==> flow/config.mk <==
export PLATFORM = sky130hd
export DESIGN_NAME = parameterized_signed_alu
export DESIGN_NICKNAME = parameterized_signed_alu
export VERILOG_FILES = /design/flow/design.v
export SDC_FILE = /design/flow/constraint.sdc
export NUM_CORES = 4
export LEC_CHECK = 0
export CAP_MARGIN = 20
export CORE_MARGIN = 2
export CORE_UTILIZATION = 40
export SLEW_MARGIN = 20
==> flow/constraint.sdc <==
create_clock -name core_clock -period 67.6 [get_ports {clk}]
set_input_delay 13.5200 -clock core_clock [delete_from_list [all_inputs] [get_ports {clk}]]
set_output_delay 13.5200 -clock core_clock [all_outputs]
set_load 0.01 [all_outputs]
==> flow/design.v <==
module decoder(
input [1:0]alu_fn,
output reg arith_enable,cmp_enable,logic_enable,shift_enable
);
always @(*) begin
        arith_enable=0;
        logic_enable=0;
        cmp_enable=0;
        shift_enable=0;
    case (alu_fn)
       2'b00: arith_enable=1;
       2'b01: logic_enable=1;
       2'b10: cmp_enable=1;
       2'b11: shift_enable=1;
    endcase
end
endmodule
module arith_unit#(parameter in_data_width=16,out_data_width=32)(
input signed [in_data_width-1:0]A,B,
input clk,rst,arith_enable,
input [1:0]alu_fn,
output  carry_out,
output reg arith_flag,
output reg signed[out_data_width-1:0]arith_out
);
assign carry_out=arith_out[in_data_width];
always @(posedge clk , negedge rst) begin
    if(!rst)begin
        arith_flag<=0;
        arith_out<=0;
    end
    else if(arith_enable) begin
        arith_flag<=1;
    case (alu_fn)
        2'b00: arith_out<=A + B;
        2'b01: arith_out<=A - B;
        2'b10: arith_out<=A * B;
        2'b11: arith_out<=(B == 0) ? 0 : A / B;
    endcase
    end
    else begin
        arith_flag<=0;
        arith_out<=0;
    end
end
endmodule
module logic_unit#(parameter in_data_width=16,out_data_width=16)(
input signed[in_data_width-1:0]  A,B,
input clk,rst,logic_enable,
input [1:0]alu_fn,
output reg logic_flag,
output reg [out_data_width-1:0]logic_out
);
reg logic_flag_next;
reg [out_data_width-1:0]logic_out_next;
always @(posedge clk , negedge rst) begin
    if(!rst)begin
        logic_out<=0;
        logic_flag<=0;
    end
    else begin
        logic_out<=logic_out_next;
        logic_flag<=logic_flag_next;
    end    
end
always @(*) begin
    if(logic_enable) begin
        logic_flag_next=1;
    case (alu_fn)
        2'b00: logic_out_next= A & B;
        2'b01: logic_out_next= A | B;
        2'b10: logic_out_next=~(A & B);
        2'b11: logic_out_next=~(A | B);
    endcase
    end
    else begin
        logic_flag_next=0;
        logic_out_next=0;
    end
end
endmodule
module cmp_unit#(parameter in_data_width=16,out_data_width=16)(
input [in_data_width-1:0]A,B,
input clk,rst,cmp_enable,
input [1:0]alu_fn,
output reg cmp_flag,
output reg [out_data_width-1:0]cmp_out
);
always @(posedge clk , negedge rst) begin
    if(!rst)begin
        cmp_out<=0;
        cmp_flag<=0;
    end
    else if(cmp_enable) begin
        cmp_flag<=1;
    case (alu_fn)
        2'b00: cmp_out<=0;
        2'b01: cmp_out<=(A==B)?1:0;
        2'b10: cmp_out<=(A>B)?2:0;
        2'b11: cmp_out<=(A<B)?3:0;
    endcase
    end
    else begin
        cmp_out<=0;
        cmp_flag<=0;
    end
end
endmodule
module shift_unit#(parameter in_data_width=16,out_data_width=16)(
input [in_data_width-1:0]A,B,
input clk,rst,shift_enable,
input [1:0]alu_fn,
output reg shift_flag,
output reg [out_data_width-1:0]shift_out
);
always @(posedge clk , negedge rst) begin
    if(!rst)begin
        shift_flag<=0;
        shift_out<=0;
    end
    else if(shift_enable) begin
        shift_flag<=1;
    case (alu_fn)
        2'b00: shift_out<=A>>1;
        2'b01: shift_out<=A<<1;
        2'b10: shift_out<=B>>1;
        2'b11: shift_out<=B<<1;
    endcase
    end
    else begin
        shift_flag<=0;
        shift_out<=0;
    end
end
endmodule
module parameterized_signed_alu #(parameter in_data_width=16,out_data_width=16,arith_out_data_width=32)(
input signed [in_data_width-1:0]A,B,
input clk,rst,
input [3:0]alu_fn,
output shift_flag,arith_flag,logic_flag,cmp_flag,carry_out,
output [out_data_width-1:0]shift_out,logic_out,cmp_out,
output signed[arith_out_data_width-1:0] arith_out
);
wire arith_enable,shift_enable,logic_enable,cmp_enable;
arith_unit dut0(
.A(A),
.B(B),
.clk(clk),
.rst(rst),
.arith_enable(arith_enable),
.alu_fn(alu_fn[1:0]),
.carry_out(carry_out),
.arith_flag(arith_flag),
.arith_out(arith_out)
);
logic_unit dut1(
.A(A),
.B(B),
.clk(clk),
.rst(rst),
.logic_enable(logic_enable),
.alu_fn(alu_fn[1:0]),
.logic_flag(logic_flag),
.logic_out(logic_out)
);
cmp_unit   dut2(
.A(A),
.B(B),
.clk(clk),
.rst(rst),
.cmp_enable(cmp_enable),
.alu_fn(alu_fn[1:0]),
.cmp_flag(cmp_flag),
.cmp_out(cmp_out)
);
shift_unit dut3(
.A(A),
.B(B),
.clk(clk),
.rst(rst),
.shift_enable(shift_enable),
.alu_fn(alu_fn[1:0]),
.shift_flag(shift_flag),
.shift_out(shift_out)
);
decoder dut4(
.alu_fn(alu_fn[3:2]),
.arith_enable(arith_enable),
.cmp_enable(cmp_enable),
.logic_enable(logic_enable),
.shift_enable(shift_enable)
);
endmodule
==> flow/run.sh <==
#!/bin/bash
# the make line also repeats each setting of config.mk as NAME=value (left out here)
make -C /OpenROAD-flow-scripts/flow DESIGN_CONFIG=/design/flow/config.mk WORK_HOME=/design/flow/orfs CLKGATE_MAP_FILE= finish
==> results of run 1 <==
## metal layers
metal	global-route usage	routed length (µm)	vias to the layer above
li1	-	-	25600
met1	0.466	85100	26100
met2	0.536	87100	2412
met3	0.0673	19400	510
met4	0.148	9750	8
met5	0	45	-
## final cells by class
cell class	count	area (µm²)
fillers	9077	37200
inverters	494	1870
clock inverters	4	45.0
flip-flops and latches	70	1750
multi-input cells	5237	45100
well taps	1403	1760
clock buffers	12	256
repair buffers	2472	19500
## repair_timing
item / CTS / global route
setup buffers: 284 / 126
endpoints found under the setup margin: 32 / 32
cloned: 5 / 2
pin swaps: 319 / 289
resized: 563 / 339
## per-stage QoR
step	setup slack (ns)	TNS (ns)	instances	area (µm²)
2_1_floorplan	-6.00	-181.12	6021	46300
3_3_place_gp	-8.87	-270.55	9270	62500
3_5_place_dp	-9.98	-306.33	9270	62500
4_1_cts	-4.97	-152.45	9570	67600
5_1_grt	-8.65	-269.92	9692	70200
6_report	-6.33	-195.47	9692	70200
==> results.txt, run 1 <==
Update from the flow run.

The flow ran to the end, but the layout failed its checks. The violated checks flagged are setup timing. In the final routed layout, each cell accounts on average for 20.8 µm. After detailed routing, the total wire length is 201000 µm.

The core utilization at floorplan is 0.404. The first-pass GRT wire length is 303000 µm. The arrival time at the worst endpoint is 74.17 ns. The share of the Yosys chip area taken by registers is 0.0404. After the first detailed-routing iteration, the DRC count stood at 4737. The clock tree has to reach 70 sinks.

The worst setup path is launched from an input port. The detail route stage leaves a number of antenna-violating nets equal to 0. The placement summary gives the final routability congestion estimate as 1.01. In the routed layout, each cell is associated on average with a via count of 5.63.

The via count of the first global-routing pass is 53700. After synthesis, the most frequently instantiated cells are 662 x sky130_fd_sc_hd__ha_1, 610 x sky130_fd_sc_hd__nand2_1, 597 x sky130_fd_sc_hd__nor2_1. The number of warnings in the stage logs is 63.

The count of distinct cell types in the synthesized netlist is 107. The top flip-flop cell by instance count after synthesis is sky130_fd_sc_hd__dfrtp_1. In this run the full chip footprint comes out at 111000 µm².

The CTS tree is done. The end point of the critical path is dut0.arith_out[16]. For reference, the final report shows the max-slew violation count at 0. At the end of the flow the core is filled with cells to 0.654. The first detailed-routing pass ran for 9 iterations.

The number of diodes is 0. Of all nets on the critical path, the largest fanout is 18. The cell-mix breakdown from Yosys lists the XOR/XNOR area share as 0.0866. The total standard cell area after synthesis is 43400 µm². The final number of setup-violating endpoints is 32.

For this design the top-level I/O count stands at 123. The number of hold violations in the final report is 0.

The synthesized netlist has a Yosys-reported chip area of 43400 µm². Per STA, the highest per-stage delay on the worst path measures 0.58 ns. Entering global routing, the biggest net connects 60 pins. The number of buffers inserted by port buffering is 108. Looking at the max-slew report, the worst-margin pin has a slew of 1.23 ns. The maximum achievable frequency is 13.5 MHz. On the worst setup and hold paths after CTS, the clock-pin slew comes to 0.06 ns.

Once detailed placement completed, the half-perimeter wirelength came to 157000 µm. The mean post-synth cell area is 7.40 µm². The worst setup path is of the input port to flip-flop kind.

The final hold slack is 13.10 ns. The library cell used as clock root buffer is sky130_fd_sc_hd__clkbuf_16. Summed over all layers, the global routing overflow is 0. The number of cells reported by Yosys stat comes to 5857. The remaining max-slew budget at the tightest pin is 0.175.

The total number of yosys warnings is 5. The post-layout minimum cycle time is 73.93 ns. The async set or reset register ratio after synthesis is 1.00.

The final period utilization is 1.09. The floorplan has 120 rows. Among cell families on the critical path, the largest total delay comes from AND-OR/OR-AND gates.

The die is 333 µm wide. The CTS buffer count is 9. Counting buffers and inverters, the worst setup path is 332 cells deep. Per the detail_route report, DRC violations left total 0. The count of hold buffers inserted by post-cts repair is 0. The post-synthesis adder-cell area fraction is 0.313. STA classifies the critical path endpoint as a flip-flop. The count of flip-flops with a built-in enable after synthesis is 0. The most repeated cell in the gate-level netlist after synthesis is sky130_fd_sc_hd__ha_1. The area fraction in mux cells is 0.0341.

The synthesized instance count is 5857. The overall routing resource usage is 0.346. Sorting the synthesized cells by area gives the leading types as sky130_fd_sc_hd__ha_1 19%, sky130_fd_sc_hd__fa_1 12%, sky130_fd_sc_hd__xnor2_1 6.0%. In this run, the synthesized area fraction spent on and/or/nand/nor cells is recorded as 0.212. The die boundary height is 333 µm. The maximum clock insertion buffer count is 2.

The area fraction of the largest cell type after synthesis is 0.191. The area growth from synthesis to layout is 61.9%. For reference, the critical path is launched at B[0].

The setup slack after layout is -6.33 ns. The library cell appearing most often on the critical path is sky130_fd_sc_hd__buf_4. Setup repair after global routing could not meet its margin everywhere.

In this run the number of H-tree levels came out at 3. The critical-path cell with the highest stage delay is sky130_fd_sc_hd__or4_4. The total buffers and inverters traversed by the critical path is 68.

The cell-mix breakdown from Yosys lists the compound-gate area share as 0.250. The total vias in the final route is 54600. After the last flow step, the layout net total stands at 9248. The initial antenna violation count is 4. The number of register bits inferred by synthesis is 70. The data required time of the worst path is 67.84 ns. Of all cell types, the one taking the most synthesized area is sky130_fd_sc_hd__ha_1. For reference, the top logic cell family by area is adder cells. STA reports the tightest min-delay check as being of type input port to asynchronous set/reset pin. The region available for standard cell placement spans 107000 µm². The tool flagged a number of max-cap violations equal to 0.
==> inputs of run 2 (changes only) <==
ABC_AREA = 1   (was unset)
CAP_MARGIN = 35   (was 20)
CELL_PAD_IN_SITES_DETAIL_PLACEMENT = 0   (was unset)
CORE_MARGIN = 10   (was 2)
CORE_UTILIZATION = 58   (was 40)
CTS_CLUSTER_DIAMETER = 164   (was unset)
CTS_CLUSTER_SIZE = 59   (was unset)
MAX_ROUTING_LAYER = met4   (was unset)
PLACE_DENSITY_LB_ADDON = 0.03   (was unset)
SLEW_MARGIN = 40   (was 20)
TNS_END_PERCENT = 30   (was unset)
clock period = 86.1 ns   (was 67.6 ns; I/O delays follow)
==> results.txt, run 2 <==
Update from the flow run.

The number of cells on the critical path is 573 (+73%). The type of element capturing the critical path is a flip-flop.

The maximum level of the CTS H-tree was 3 (unchanged). The routed length on met2 is 70000 µm (-20%). The maximum number of pins on one net before global-route repair is 71 (+18%). The family of cells with the greatest summed delay on the critical path is simple AND/OR/NAND/NOR gates. The share of the core filled with cells in the final layout came to 0.737 (+0.0830). The total routed wire length on the met1 layer is 62200 µm (-27%).

The number of placed I/O pins was 123 (unchanged). The final period utilization came to 0.975 (-0.119). The residual DRC count came to 0 (unchanged). The synthesized design spends more area on one cell type than any other, namely sky130_fd_sc_hd__ha_1.

The fraction of post-synthesis cell area in the top cell type by area came to 0.193 (+0.00158). The aoi/oai-family share of the synthesized area is 0.164 (-0.0858).

The clock sink count is 70 (unchanged). The arrival time at the worst endpoint is 84.11 ns (+9.94 ns). The sequential fraction of the synthesis area is 0.0407 (+0.000334). The starting DRC count in detailed routing came to 3624 (-23%). The routed length per instance is 18.7 µm (-9.8%).

For this design, the slowest cell found on the critical path is sky130_fd_sc_hd__a221oi_2. The count of flip-flops with a built-in enable after synthesis is 0 (unchanged). The top fanout value on the critical path is 23 (+5). The total number of yosys warnings is 5 (unchanged). The remaining max-slew budget at the tightest pin is 0.341 (+0.166).

The async set or reset register ratio after synthesis is 1.00 (unchanged). Yosys shows that the main logic family after synthesis is adder cells. The number of warnings in the stage logs is 61 (-3.2%).

The total vias in the final route is 45700 (-16%). The count of distinct cell types in the synthesized netlist came to 83 (-22%). The overall chip area is 85400 µm² (-23%). After synthesis, the cell types taking the most area are sky130_fd_sc_hd__ha_1 19%, sky130_fd_sc_hd__nand2_1 14%, sky130_fd_sc_hd__fa_1 12%. The via count of the first global-routing pass is 41100 (-23%). The first-pass GRT wire length is 219000 µm (-28%). The area fraction in mux cells is 0.00195 (-0.0322). The launching instance or port of the critical path is B[15]. The mean post-synth cell area is 6.62 µm² (-11%). The residual overflow from global routing came to 0 (unchanged).

The number of violations of the max-capacitance limit was 0 (unchanged). The number of register bits inferred by synthesis is 70 (unchanged). The final estimated routing congestion in global placement came to 1.00 (-0.34%). The area growth from synthesis to layout is 25.4%. The commonest cells after synthesis are 1639 x sky130_fd_sc_hd__nand2_1, 1099 x sky130_fd_sc_hd__inv_1, 662 x sky130_fd_sc_hd__ha_1.

The number of nets in the layout is 8084 (-13%). The setup slack after layout was 2.19 ns (+8.52 ns). The actual slew at the worst max-slew pin was 0.979 ns (-0.250 ns). Signal nets in the final route climb as high as met4. The tightest min-delay check is of the input port to asynchronous set/reset pin type.

The data required time of the worst path is 86.30 ns (+18.46 ns). The number of buffers inserted by port buffering is 108 (unchanged). The area of the core came to 73200 µm² (-32%). The maximum achievable frequency is 11.9 MHz.

The maximum clock insertion buffer count is 2 (unchanged). The most repeated cell in the gate-level netlist after synthesis is sky130_fd_sc_hd__nand2_1. The half-perimeter wire length after placement was 112000 µm (-29%). The total wirelength of the detailed-routed design is 152000 µm (-25%). The total buffers and inverters traversed by the critical path is 83 (+22%). Setup repair after global routing could not meet its margin everywhere. The worst slack at placement is -2.27 ns (+7.71 ns). The cell that appears most often on the critical path is sky130_fd_sc_hd__nand2_2. The clock transition at the register clock pins on the worst setup and hold paths after CTS is 0.07 ns (about the same).

The met3 layer wire length in the routed design was 11600 µm (-40%). The critical path startpoint category is an input port. The cell count listed in synth_stat.txt was 6501 (+11%).

The core utilization at floorplan came to 0.587 (+0.184). The width of the chip is 292 µm (-12%). Following the worst setup path forward leads to its endpoint at dut0.arith_out[10].

The xor-xnor portion of the synthesized cell area came to 0.0774 (-0.00929). Subtracting the final worst setup slack from the clock period gives 83.91 ns. Per the synth stats, the flop cell with the highest instance count is sky130_fd_sc_hd__dfrtp_1.

The chip area estimate from yosys synthesis came to 43000 µm² (-0.82%). The maximum single-stage delay on the critical path is 0.57 ns (about the same). The share of synthesized cell area in and, or, nand and nor gates was 0.259 (+0.0474). The run finished with no timing, DRC or antenna violations. The post-synthesis adder-cell area fraction came to 0.315 (+0.00259). The initial antenna violation count is 1 (-3).

The category of the critical setup timing path is input port to flip-flop. The ratio of routed vias to standard cells is 5.65 (+0.30%). The total iterations of the first detailed-routing run came to 9 (unchanged). The die boundary height is 292 µm (-12%). The total standard cell area after synthesis is 43000 µm² (-0.82%). The number of pins exceeding their max-slew limit in the final report is 0 (unchanged).

The synthesized instance count is 6501 (+11%). TritonCTS built the clock tree. The library cell used as clock root buffer is sky130_fd_sc_hd__clkbuf_16. The overall routing resource usage is 0.327 (-0.0189). The final number of setup-violating endpoints is 0 (-100%). The number of hold violations in the final report is 0 (unchanged). The site row count is 99 (-18%). The CTS buffer count came to 9 (unchanged). The number of nets with antenna violations after routing is 0 (unchanged).
==> run 2: cell type report <==
type | instances | area (µm²)
Multi-Input combinational cell | 5234 | 40500
Fill cell | 5928 | 19300
Timing Repair Buffer | 639 | 5670
Inverter | 1159 | 4480
Sequential cell | 70 | 1750
Tap cell | 959 | 1200
Clock buffer | 9 | 225
Timing Repair inverter | 7 | 71.3
Clock inverter | 7 | 55.1
Antenna cell | 1 | 2.50
==> run 2: metal layers <==
metal / up-vias / track usage
li1: 21900 / -
met1: 21400 / 0.420
met2: 1842 / 0.533
met3: 499 / 0.0371
met4: 0 / 0.101
met5: - / -
==> run 2: per-stage QoR <==
stage | instances | cell area [µm²] | hold slack, ns | setup TNS, ns
floorplan | 6665 | 43600 | 16.92 | 0
global placement | 7817 | 46400 | 17.42 | -1.39
detailed placement | 7817 | 46500 | 17.29 | -60.64
CTS | 7839 | 46900 | 16.89 | 0
global route | 8084 | 53900 | 16.90 | -67.85
finish | 8085 | 53900 | 16.85 | 0
==> run 2: timing repair <==
action	CTS	global route
buffers inserted	6	224
pin swaps	4	538
endpoints found under the setup margin	32	32
hold buffers	0	0
gates resized	49	1129
cloned	0	21
==> inputs of run 3 (changes only) <==
CAP_MARGIN = 20   (was 35)
CELL_PAD_IN_SITES_DETAIL_PLACEMENT = unset   (was 0)
CORE_MARGIN = 2   (was 10)
CORE_UTILIZATION = 62   (was 58)
CTS_CLUSTER_DIAMETER = unset   (was 164)
CTS_CLUSTER_SIZE = 100   (was 59)
MAX_ROUTING_LAYER = unset   (was met4)
PLACE_DENSITY_LB_ADDON = unset   (was 0.03)
SLEW_MARGIN = 20   (was 40)
TNS_END_PERCENT = 10   (was 30)
clock period = 61.6 ns   (was 86.1 ns; I/O delays follow)
==> results.txt, run 3 <==
Numbers from the implementation run.

Among all cell types in the netlist, the one instantiated most often is sky130_fd_sc_hd__nand2_1. The flow did not finish. Yosys attributes the largest share of cell area to sky130_fd_sc_hd__ha_1 19%, sky130_fd_sc_hd__nand2_1 14%, sky130_fd_sc_hd__fa_1 12%. The share of synthesized cell area in and, or, nand and nor gates came to 0.259 (unchanged). The total standard cell area after synthesis is 43000 µm² (unchanged). The number of placed I/O pins is 123 (unchanged). The count of hold buffers inserted by post-cts repair is 0 (unchanged). The global routing report lists combined usage of all routing layers as 0.871. The core utilization at floorplan is 0.627 (+0.0396). The post-synthesis adder-cell area fraction is 0.315 (unchanged). The sequential fraction of the synthesis area came to 0.0407 (unchanged). The fraction of post-synthesis cell area in the top cell type by area is 0.193 (unchanged). The worst slack at placement is -18.31 ns (-16.04 ns). The overall chip area came to 71500 µm² (-16%). By count the netlist is led by 1639 x sky130_fd_sc_hd__nand2_1, 1099 x sky130_fd_sc_hd__inv_1, 662 x sky130_fd_sc_hd__ha_1. The CTS buffer count was 9 (unchanged). The die boundary height is 267 µm (-8.5%).

Sorting the Yosys area breakdown by cell type puts at the top sky130_fd_sc_hd__ha_1. The final estimated routing congestion in global placement came to 1.04 (+4.2%). The maximum level of the CTS H-tree is 3 (unchanged).

The width of the chip came to 267 µm (-8.5%). The area of the core is 68600 µm² (-6.3%). The xor-xnor portion of the synthesized cell area is 0.0774 (unchanged). The aoi/oai-family share of the synthesized area is 0.164 (unchanged). The stage at which the run stopped is 5_1_grt. The number of register bits inferred by synthesis is 70 (unchanged). The area fraction in mux cells came to 0.00195 (unchanged).

The residual overflow from global routing is 765. The async set or reset register ratio after synthesis came to 1.00 (unchanged). The cell count listed in synth_stat.txt is 6501 (unchanged). The number of buffers inserted by port buffering is 108 (unchanged). The mean post-synth cell area is 6.62 µm² (unchanged).

Post-synth the commonest register cell is sky130_fd_sc_hd__dfrtp_1. The maximum clock insertion buffer count came to 2 (unchanged). The count of flip-flops with a built-in enable after synthesis is 0 (unchanged). The largest combinational cell category by area is adder cells. The total number of yosys warnings is 5 (unchanged). The site row count is 96 (-3.0%). The synthesized instance count is 6501 (unchanged). The chip area estimate from yosys synthesis is 43000 µm² (unchanged).

The clock sink count came to 70 (unchanged). The first error in the log reads "[ERROR GRT-0232] Routing congestion too high. Check the congestion heatmap in the GUI". The half-perimeter wire length after placement is 123000 µm (+10%). CTS placed an instance of sky130_fd_sc_hd__clkbuf_16 at the clock tree root. The count of distinct cell types in the synthesized netlist was 83 (unchanged).
run 3: stage by stage:
stage          instances  area, µm²  hold slack [ns]
3_5_place_dp        9076      56700            12.54
2_1_floorplan       6665      44200            12.02
3_3_place_gp        9076      56700            12.52
4_1_cts             9419      60800            12.12
run 3: repair_timing:
action | in CTS
hold endpoints to repair | 0
buffers inserted | 320
gates cloned | 7
setup endpoints to repair | 32
pin swaps | 237
gates resized | 304
run 3: layer usage:
metal,GRT usage,GRT overflow
met1,0.855,51
met2,0.988,440
met4,0.896,226
met3,0.761,42
met5,0.611,6
==> inputs of run 4 (changes only) <==
ABC_AREA = 0   (was 1)
CORE_UTILIZATION = 72   (was 62)
CTS_CLUSTER_DIAMETER = 139   (was unset)
PLACE_DENSITY = 0.43   (was unset)
SETUP_SLACK_MARGIN = -1.39   (was unset)
TNS_END_PERCENT = 25   (was 10)
clock period = 57.6 ns   (was 61.6 ns; I/O delays follow)
==> results.txt, run 4 <==
Numbers from the implementation run.

The number of placed I/O pins is 123 (unchanged). The total number of yosys warnings was 5 (unchanged). The mean post-synth cell area is 7.40 µm² (+12%).

The tool reported: "[ERROR DPL-0038] Utilization greater than 100%, impossible to legalize". The final estimated routing congestion in global placement is 1.16 (+11%). The share of synthesized cell area in and, or, nand and nor gates is 0.212 (-0.0474). The overall chip area came to 62200 µm² (-13%). The post-synthesis adder-cell area fraction is 0.313 (-0.00259). The async set or reset register ratio after synthesis is 1.00 (unchanged). The fraction of post-synthesis cell area in the top cell type by area is 0.191 (-0.00158). The cell count listed in synth_stat.txt was 5857 (-9.9%). The chip area estimate from yosys synthesis is 43400 µm² (+0.83%). The count of distinct cell types in the synthesized netlist is 107 (+29%). The aoi/oai-family share of the synthesized area is 0.250 (+0.0858).

The flow did not finish. The site row count is 89 (-7.3%). By instance count, the leading cell after synthesis is sky130_fd_sc_hd__ha_1. The sequential fraction of the synthesis area is 0.0404 (-0.000334).

The stage at which the run stopped is 3_5_place_dp. The area of the core is 59200 µm² (-14%). Per the synthesis report, the dominant area consumer among library cells is sky130_fd_sc_hd__ha_1. The area fraction in mux cells is 0.0341 (+0.0322). The largest combinational cell category by area is adder cells. The xor-xnor portion of the synthesized cell area is 0.0866 (+0.00929). Sorting the synthesized cells by how often they occur yields 662 x sky130_fd_sc_hd__ha_1, 610 x sky130_fd_sc_hd__nand2_1, 597 x sky130_fd_sc_hd__nor2_1. The number of buffers inserted by port buffering came to 108 (unchanged).

The main area contributors are sky130_fd_sc_hd__ha_1 19%, sky130_fd_sc_hd__fa_1 12%, sky130_fd_sc_hd__xnor2_1 6.0%. The die boundary height is 249 µm (-6.7%). The core utilization at floorplan came to 0.732 (+0.105). The total standard cell area after synthesis is 43400 µm² (+0.83%). The top flip-flop cell by instance count after synthesis is sky130_fd_sc_hd__dfrtp_1. The synthesized instance count came to 5857 (-9.9%).

The number of register bits inferred by synthesis is 70 (unchanged). The width of the chip is 249 µm (-6.7%). The count of flip-flops with a built-in enable after synthesis is 0 (unchanged).
-- run 4: per-stage QoR --
stage	setup WS, ns	cells
3_3_place_gp	-14.45	8559
2_1_floorplan	-14.00	6021
==> inputs of run 5 (changes only) <==
ABC_AREA = 1   (was 0)
CORE_UTILIZATION = 58   (was 72)
CTS_CLUSTER_DIAMETER = 340   (was 139)
CTS_CLUSTER_SIZE = unset   (was 100)
PLACE_DENSITY = unset   (was 0.43)
SETUP_SLACK_MARGIN = unset   (was -1.39)
TNS_END_PERCENT = unset   (was 25)
clock period = 64.0 ns   (was 57.6 ns; I/O delays follow)
==> results.txt, run 5 <==
Numbers from the implementation run.

The number of placed I/O pins came to 123 (unchanged). The synthesized instance count was 6501 (+11%). The commonest cells after synthesis are 1639 x sky130_fd_sc_hd__nand2_1, 1099 x sky130_fd_sc_hd__inv_1, 662 x sky130_fd_sc_hd__ha_1. The core utilization at floorplan was 0.587 (-0.144). The run ended at 5_1_grt. The die boundary height is 276 µm (+11%). CTS placed an instance of sky130_fd_sc_hd__clkbuf_16 at the clock tree root. The aoi/oai-family share of the synthesized area is 0.164 (-0.0858). Buffers inserted to repair hold after CTS numbered 0. The flow did not finish.

The cell count listed in synth_stat.txt came to 6501 (+11%). The half-perimeter wire length after placement is 122000 µm. The top flip-flop cell by instance count after synthesis is sky130_fd_sc_hd__dfrtp_1. CTS built an H-tree with a depth of 3. The final estimated routing congestion in global placement is 1.06 (-8.6%). The async set or reset register ratio after synthesis is 1.00 (unchanged). The number of buffers inserted by port buffering is 108 (unchanged). Of all cell types, the one taking the most synthesized area is sky130_fd_sc_hd__ha_1. The fraction of post-synthesis cell area in the top cell type by area was 0.193 (+0.00158). The area fraction in mux cells was 0.00195 (-0.0322). The mean post-synth cell area came to 6.62 µm² (-11%).

The total number of yosys warnings is 5 (unchanged). The placed cell count is 9119. The site row count was 99 (+11%). The post-synthesis adder-cell area fraction is 0.315 (+0.00259). The clock drives 70 sinks. The total standard cell area after synthesis is 43000 µm² (-0.82%). The chip area estimate from yosys synthesis is 43000 µm² (-0.82%).

The width of the chip is 276 µm (+11%). The count of flip-flops with a built-in enable after synthesis came to 0 (unchanged). Ranked by total cell area, the synthesized netlist is headed by sky130_fd_sc_hd__ha_1 19%, sky130_fd_sc_hd__nand2_1 14%, sky130_fd_sc_hd__fa_1 12%. The xor-xnor portion of the synthesized cell area is 0.0774 (-0.00929). The synthesis run identifies the leading combinational cell family as adder cells. TritonCTS created 9 clock buffers. The pre-CTS setup check shows a worst slack of -15.45 ns. The number of register bits inferred by synthesis is 70 (unchanged). The maximum clock insertion buffer count is 2. The area of the core was 73200 µm² (+24%). The sequential fraction of the synthesis area is 0.0407 (+0.000334). Yosys instantiated no cell more often than sky130_fd_sc_hd__nand2_1.

The count of distinct cell types in the synthesized netlist is 83 (-22%). The share of synthesized cell area in and, or, nand and nor gates came to 0.259 (+0.0474). The overall chip area came to 76300 µm² (+23%).
==> run 5: repair_timing <==
action | CTS
buffers inserted | 408
resized | 312
gates cloned | 8
endpoints found under the hold margin | 0
pin swaps | 279
setup endpoints to repair | 32
==> run 5: through the flow <==
| stage | instance area (µm²) | util |
|---|---|---|
| detailed placement | 57200 | 0.781 |
| floorplan | 44600 | - |
| CTS | 62100 | 0.848 |
| global placement | 57200 | 0.781 |
